==> job 1331: inputs <==
==> flow/design.v <==
`timescale 1 ns / 1 ns
module FM_demodulator
          (
           clk,
           reset,
           clk_enable,
           inp_I,
           inp_Q,
           out_fm
          );
  input   clk;
  input   reset;
  input   clk_enable;
  input   signed [38:0] inp_I;   
  input   signed [38:0] inp_Q;   
  output  [12:0] out_fm;   
  wire enb;
  reg signed [38:0] Delay1_out1;   
  reg signed [38:0] Delay2_out1;   
  reg signed [38:0] Delay4_out1;   
  wire signed [31:0] Sum4_sub_cast;   
  wire signed [31:0] Sum4_sub_cast_1;   
  wire signed [31:0] Sum4_sub_temp;   
  wire signed [29:0] Sum4_out1;   
  wire signed [68:0] Product_mul_temp;   
  wire signed [32:0] Product_out1;   
  reg signed [38:0] Delay3_out1;   
  wire signed [30:0] Sum3_sub_cast;   
  wire signed [30:0] Sum3_sub_cast_1;   
  wire signed [30:0] Sum3_sub_temp;   
  wire signed [28:0] Sum3_out1;   
  wire signed [67:0] Product2_mul_temp;   
  wire signed [32:0] Product2_out1;   
  wire signed [31:0] Sum5_sub_cast;   
  wire signed [31:0] Sum5_sub_cast_1;   
  wire signed [31:0] Sum5_sub_temp;   
  wire [12:0] OUTPUT_rsvd;   
  reg [12:0] OUTPUT_rsvdreg;
  assign enb = clk_enable;
  always @(posedge clk or posedge reset)
    begin : Delay1_process
      if (reset == 1'b1) begin
        Delay1_out1 <= 39'sh0000000000;
      end
      else begin
        if (enb) begin
          Delay1_out1 <= inp_I;
        end
      end
    end
  always @(posedge clk or posedge reset)
    begin : Delay2_process
      if (reset == 1'b1) begin
        Delay2_out1 <= 39'sh0000000000;
      end
      else begin
        if (enb) begin
          Delay2_out1 <= inp_Q;
        end
      end
    end
  always @(posedge clk or posedge reset)
    begin : Delay4_process
      if (reset == 1'b1) begin
        Delay4_out1 <= 39'sh0000000000;
      end
      else begin
        if (enb) begin
          Delay4_out1 <= Delay2_out1;
        end
      end
    end
  assign Sum4_sub_cast = inp_Q[38:7];
  assign Sum4_sub_cast_1 = Delay4_out1[38:7];
  assign Sum4_sub_temp = Sum4_sub_cast - Sum4_sub_cast_1;
  assign Sum4_out1 = Sum4_sub_temp[29:0];
  assign Product_mul_temp = Delay1_out1 * Sum4_out1;
  assign Product_out1 = Product_mul_temp[66:34];
  always @(posedge clk or posedge reset)
    begin : Delay3_process
      if (reset == 1'b1) begin
        Delay3_out1 <= 39'sh0000000000;
      end
      else begin
        if (enb) begin
          Delay3_out1 <= Delay1_out1;
        end
      end
    end
  assign Sum3_sub_cast = inp_I[38:8];
  assign Sum3_sub_cast_1 = Delay3_out1[38:8];
  assign Sum3_sub_temp = Sum3_sub_cast - Sum3_sub_cast_1;
  assign Sum3_out1 = Sum3_sub_temp[28:0];
  assign Product2_mul_temp = Sum3_out1 * Delay2_out1;
  assign Product2_out1 = Product2_mul_temp[65:33];
  assign Sum5_sub_cast = {Product_out1[32], Product_out1[32:2]};
  assign Sum5_sub_cast_1 = {Product2_out1[32], Product2_out1[32:2]};
  assign Sum5_sub_temp = Sum5_sub_cast - Sum5_sub_cast_1;
  assign OUTPUT_rsvd = Sum5_sub_temp[29:17];
always @(posedge clk)
    begin : OUTPUT_rsvdreg_process    
        if (enb) begin
          OUTPUT_rsvdreg <= OUTPUT_rsvd;
       end
    end
  assign out_fm = OUTPUT_rsvdreg;
endmodule   
==> flow/run.sh <==
#!/bin/bash
# the make line also repeats each setting of config.mk as NAME=value (left out here)
make -C /OpenROAD-flow-scripts/flow DESIGN_CONFIG=/design/flow/config.mk WORK_HOME=/design/flow/orfs CLKGATE_MAP_FILE= finish
==> flow/config.mk <==
export PLATFORM = sky130hd
export DESIGN_NAME = FM_demodulator
export DESIGN_NICKNAME = FM_demodulator
export VERILOG_FILES = /design/flow/design.v
export SDC_FILE = /design/flow/constraint.sdc
export NUM_CORES = 4
export LEC_CHECK = 0
export CAP_MARGIN = 30
export CORE_ASPECT_RATIO = 0.5
export CORE_MARGIN = 10
export CORE_UTILIZATION = 40
export CTS_CLUSTER_DIAMETER = 331
export CTS_CLUSTER_SIZE = 100
export PLACE_DENSITY_LB_ADDON = 0.3
export SLEW_MARGIN = 30
export TNS_END_PERCENT = 15
==> flow/constraint.sdc <==
create_clock -name core_clock -period 25.0 [get_ports {clk}]
set_input_delay 5.0000 -clock core_clock [delete_from_list [all_inputs] [get_ports {clk}]]
set_output_delay 5.0000 -clock core_clock [all_outputs]
set_load 0.01 [all_outputs]
==> job 1686 (differences from job 1331) <==
Settings changed: CAP_MARGIN 30 to 20, CELL_PAD_IN_SITES_DETAIL_PLACEMENT set to 1, CELL_PAD_IN_SITES_GLOBAL_PLACEMENT set to 3, CORE_ASPECT_RATIO 0.5 to not set, CORE_MARGIN 10 to 2, CORE_UTILIZATION 40 to 22, CTS_CLUSTER_DIAMETER 331 to 284, CTS_CLUSTER_SIZE 100 to not set, GPL_ROUTABILITY_DRIVEN set to 0, GPL_TIMING_DRIVEN set to 1, HOLD_SLACK_MARGIN set to 0.18, MAX_ROUTING_LAYER set to met5, MIN_ROUTING_LAYER set to met2, PLACE_DENSITY_LB_ADDON 0.3 to 0.13, SETUP_SLACK_MARGIN set to 0.84, SLEW_MARGIN 30 to 10, TNS_END_PERCENT 15 to not set.
==> results <==
quantity                                                                  job 1686         job 1331
Run status                                                          finished clean   finished clean
Number of global-route vias before repair                                   105200            66730
Max-Slew Margin vs Limit                                                    22.46%           35.01%
Chip Width                                                                622.5 µm         668.7 µm
Routed wire length on met2                                               185500 µm        114200 µm
Clock latency reported for the late side of the worst-skew pair            0.62 ns          0.50 ns
Total core area                                                         0.3814 mm²       0.2080 mm²
Combinational share of cell area                                            75.35%           78.05%
Critical hold path startpoint                                      Delay1_out1[16]  Delay2_out1[29]
Global-route layer with the greatest usage                                    met3             met2
Final standard cell utilization of the core                                 24.19%           42.83%
Number of antenna violations at the first check in global routing                0                4
Slack of the worst reg-to-reg path                                         7.89 ns          9.11 ns
Worst hold endpoint                                                Delay3_out1[16]  Delay4_out1[29]
GRT met3 Usage                                                              39.90%           4.186%
Initial core utilization                                                    22.07%           40.46%
Grt met2 use                                                                32.93%           36.32%
